==> sierra <==
Design top_level, start of the top module:
module top_level
#(parameter WIDTH = 8)
(
	input clk, rst, init, finish, ack,
	input [WIDTH-1:0]
		ori_0,
		ori_1,
		ori_2,
		ori_3,
		ori_4,
		ori_5,
		ori_6,
		ori_7,
		ori_8,
		ori_9,
		ori_10,
		ori_11,
		ori_12,
		ori_13,
		ori_14,
		ori_15,
		ori_16,
		ori_17,
		ori_18,
		ori_19,
		ori_20,
		ori_21,
		ori_22,
		ori_23,
		ori_24,
		ori_25,
		ori_26,
		ori_27,
		ori_28,
		ori_29,
		ori_30,
		ori_31,
		can_0,
		can_1,
		can_2,
		can_3,
		can_4,
		can_5,
		can_6,
		can_7,
		can_8,
		can_9,
		can_10,
		can_11,
		can_12,
		can_13,
		can_14,
		can_15,
		can_16,
		can_17,
		can_18,
		can_19,
		can_20,
		can_21,
		can_22,
		can_23,
		can_24,
		can_25,
		can_26,
		can_27,
		can_28,
		can_29,
		can_30,
		can_31,
	output done,
	output [WIDTH+4:0] out_sad
	);
export LEC_CHECK = 0
export CAP_MARGIN = 20
export CELL_PAD_IN_SITES_GLOBAL_PLACEMENT = 0
export CORE_MARGIN = 2
export CORE_UTILIZATION = 70
export MAX_ROUTING_LAYER = met4
export PLACE_DENSITY = 0.6
export SETUP_SLACK_MARGIN = -0.28
export SLEW_MARGIN = 5
create_clock -name core_clock -period 4.65 [get_ports {clk}]
run.sh (not shown) runs the stock make flow with config.mk's settings and CLKGATE_MAP_FILE=.
==> inputs of harbor, as changes to sierra <==
ABC_AREA = 1   (was default)
CORE_UTILIZATION = 72   (was 70)
CTS_CLUSTER_DIAMETER = 352   (was default)
CTS_CLUSTER_SIZE = 33   (was default)
MAX_ROUTING_LAYER = default   (was met4)
PLACE_DENSITY = default   (was 0.6)
SETUP_SLACK_MARGIN = -0.32   (was -0.28)
SLEW_MARGIN = 25   (was 5)
TNS_END_PERCENT = 75   (was default)
==> flow/constraint.sdc (replaced) <==
create_clock -name core_clock -period 3.23 [get_ports {clk}]
set_input_delay 0.6460 -clock core_clock [delete_from_list [all_inputs] [get_ports {clk}]]
set_output_delay 0.6460 -clock core_clock [all_outputs]
set_load 0.01 [all_outputs]
==> inputs of indigo, as changes to sierra <==
ABC_AREA = 1   (was default)
CAP_MARGIN = 5   (was 20)
CELL_PAD_IN_SITES_GLOBAL_PLACEMENT = default   (was 0)
CORE_ASPECT_RATIO = 0.93   (was default)
CORE_UTILIZATION = 72   (was 70)
CTS_CLUSTER_SIZE = 58   (was default)
GPL_ROUTABILITY_DRIVEN = 0   (was default)
PLACE_DENSITY = default   (was 0.6)
SETUP_SLACK_MARGIN = default   (was -0.28)
SLEW_MARGIN = 20   (was 5)
TNS_END_PERCENT = 95   (was default)
==> flow/constraint.sdc (replaced) <==
create_clock -name core_clock -period 5.69 [get_ports {clk}]
set_input_delay 1.1380 -clock core_clock [delete_from_list [all_inputs] [get_ports {clk}]]
set_output_delay 1.1380 -clock core_clock [all_outputs]
set_load 0.01 [all_outputs]
==> summary of the runs <==
indigo went through all stages and came out clean. sierra produced a layout that fails on setup timing. harbor stopped in global routing (GRT-0232). Against sierra, the worst hold slack of indigo is higher by 0.025 ns. Against indigo, the fmax of sierra is smaller by 13%. Of sierra and indigo, indigo has the higher critical path depth (gap 2). Of sierra and indigo, sierra has the higher clock-buffer cell count (gap 1). First-iteration DRC count: sierra is larger than indigo (about 23%). In indigo the non-clock buffer count is lower than in sierra, by 546.
==> figures <==
	indigo	harbor	sierra
Type of element launching the critical path	flip-flop	-	flip-flop
Status	finished clean	aborted with a tool error	complete, but fails checks
Stage where the flow stopped	-	global routing	-
Layout check failures	-	-	setup timing
Cell area after placement	60,200 um^2	69,200 um^2	60,000 um^2
Number of signal-net buffers in the layout	538	-	1,084
WL met3	10.8 mm	-	15.9 mm
DP Cell Count	9,431	10,333	7,799
Mapped Nets	9,503	9,503	7,463
Endpoint required time on the critical path	6.22 ns	-	5.17 ns
Row count	97	101	98
HPWL after detailed placement	110 mm	135 mm	113 mm
Post-synthesis share of cell area spent on full adders, half adders and majority gates	21.6%	21.6%	23.3%
Flop share of the area	19.5%	-	19.0%
Worst-case hold slack	0.495 ns	-	0.470 ns

---

==> trial 66: inputs <==
Starting RTL as in the previous note.
Settings: LEC_CHECK=0, CAP_MARGIN=15, CELL_PAD_IN_SITES_DETAIL_PLACEMENT=2, CORE_ASPECT_RATIO=1.48, CORE_MARGIN=2, CORE_UTILIZATION=33, HOLD_SLACK_MARGIN=0.08, MAX_ROUTING_LAYER=met4, PLACE_DENSITY_LB_ADDON=0.13, SLEW_MARGIN=20, TNS_END_PERCENT=100; clock period 5.01 ns.
==> build 81: changes against trial 66 <==
==> flow/config.mk (replaced) <==
export PLATFORM = sky130hd
export DESIGN_NAME = top_level
export DESIGN_NICKNAME = top_level
export VERILOG_FILES = /design/flow/design.v
export SDC_FILE = /design/flow/constraint.sdc
export NUM_CORES = 4
export LEC_CHECK = 0
export CAP_MARGIN = 20
export CORE_MARGIN = 2
export CORE_UTILIZATION = 62
export SLEW_MARGIN = 20
==> flow/constraint.sdc (replaced) <==
create_clock -name core_clock -period 3.02 [get_ports {clk}]
set_input_delay 0.6040 -clock core_clock [delete_from_list [all_inputs] [get_ports {clk}]]
set_output_delay 0.6040 -clock core_clock [all_outputs]
set_load 0.01 [all_outputs]
==> trial 2: changes against trial 66 <==
==> flow/config.mk (replaced) <==
export PLATFORM = sky130hd
export DESIGN_NAME = top_level
export DESIGN_NICKNAME = top_level
export VERILOG_FILES = /design/flow/design.v
export SDC_FILE = /design/flow/constraint.sdc
export NUM_CORES = 4
export LEC_CHECK = 0
export CAP_MARGIN = 5
export CORE_MARGIN = 2
export CORE_UTILIZATION = 72
export PLACE_DENSITY = 0.64
export SETUP_SLACK_MARGIN = 1.47
export SLEW_MARGIN = 20
==> flow/constraint.sdc (replaced) <==
create_clock -name core_clock -period 5.27 [get_ports {clk}]
set_input_delay 1.0540 -clock core_clock [delete_from_list [all_inputs] [get_ports {clk}]]
set_output_delay 1.0540 -clock core_clock [all_outputs]
set_load 0.01 [all_outputs]
==> build 84: changes against trial 66 <==
--- a/flow/config.mk
+++ b/flow/config.mk
@@ -11,7 +11,7 @@
 export CORE_MARGIN = 2
 export CORE_UTILIZATION = 33
 export HOLD_SLACK_MARGIN = 0.08
-export MAX_ROUTING_LAYER = met4
+export MAX_ROUTING_LAYER = met5
 export PLACE_DENSITY_LB_ADDON = 0.13
-export SLEW_MARGIN = 20
+export SLEW_MARGIN = 10
 export TNS_END_PERCENT = 100
==> flow/constraint.sdc (replaced) <==
create_clock -name core_clock -period 4.52 [get_ports {clk}]
set_input_delay 0.9040 -clock core_clock [delete_from_list [all_inputs] [get_ports {clk}]]
set_output_delay 0.9040 -clock core_clock [all_outputs]
set_load 0.01 [all_outputs]
==> comparison table <==
item                                                                         trial 2                     build 84                  build 81                     trial 66
Result of the run                                         complete, but fails checks   complete, but fails checks    stopped before the end   complete, but fails checks
Stage where the flow stopped                                                       -                            -  global routing (5_1_grt)                            -
Layout check failures                                           negative setup slack         negative setup slack                         -         negative setup slack
Hold wc startpoint                                           b_SAD_4x8.reg_ori_18[7]                            -                         -      b_SAD_4x8.reg_ori_12[7]
Antenna-violating nets left                                                        0                            0                         -                            0
Final hold violations                                                              0                            0                         -                            0
Slew of the pin with the lowest slew margin                                  1.16 ns                     0.934 ns                         -                      1.06 ns
Number of standard-cell rows in the floorplan                                     97                          175                       104                          175
End-of-flow core utilization                                                   0.929                        0.470                         -                        0.430
Final-stage net count                                                          8,003                        8,740                         -                        8,171
Highest net fanout along the worst path                                            2                            2                         -                            2
Fmax                                                                         180 MHz                      183 MHz                         -                      183 MHz
Post-Route Hold Slack                                                       0.475 ns                     0.382 ns                         -                     0.472 ns
Instance count after placement with tap cells included                         7,304                        9,189                     9,006                        8,690
DR iter-0 viols                                                                8,222                        2,331                         -                        1,941
Post-place setup slack                                                     -0.163 ns                    -0.960 ns                  -2.46 ns                    -0.562 ns
FF-to-FF End                                             b_SAD_4x8.reg_total_sum[10]  b_SAD_4x8.reg_total_sum[12]                         -  b_SAD_4x8.reg_total_sum[12]
Count of vias placed by the detailed router                                   53,800                       51,600                         -                       47,400
Combinational cell area excluding buffers and inverters                  38,400 um^2                  38,300 um^2                         -                  36,400 um^2
Cell count of the worst reg-to-reg path                                           21                           20                         -                           20
Worst clock skew                                                           0.0370 ns                    0.0379 ns                         -                    0.0379 ns
Final Max-Slew Violation Tally                                                     0                            0                         -                            0
Crit Reg-Reg Startpoint                                       b_SAD_4x8.reg_sum_0[1]       b_SAD_4x8.reg_sum_0[1]                         -       b_SAD_4x8.reg_sum_0[1]
Gpl congestion                                                                 0.964                        0.872                     0.986                        0.906
Finished Cell Area                                                       65,000 um^2                  72,000 um^2                         -                  65,800 um^2
Number of gates on the worst path with buffers counted                            21                           20                         -                           20
Final worst-path setup slack                                               -0.293 ns                    -0.937 ns                         -                    -0.459 ns
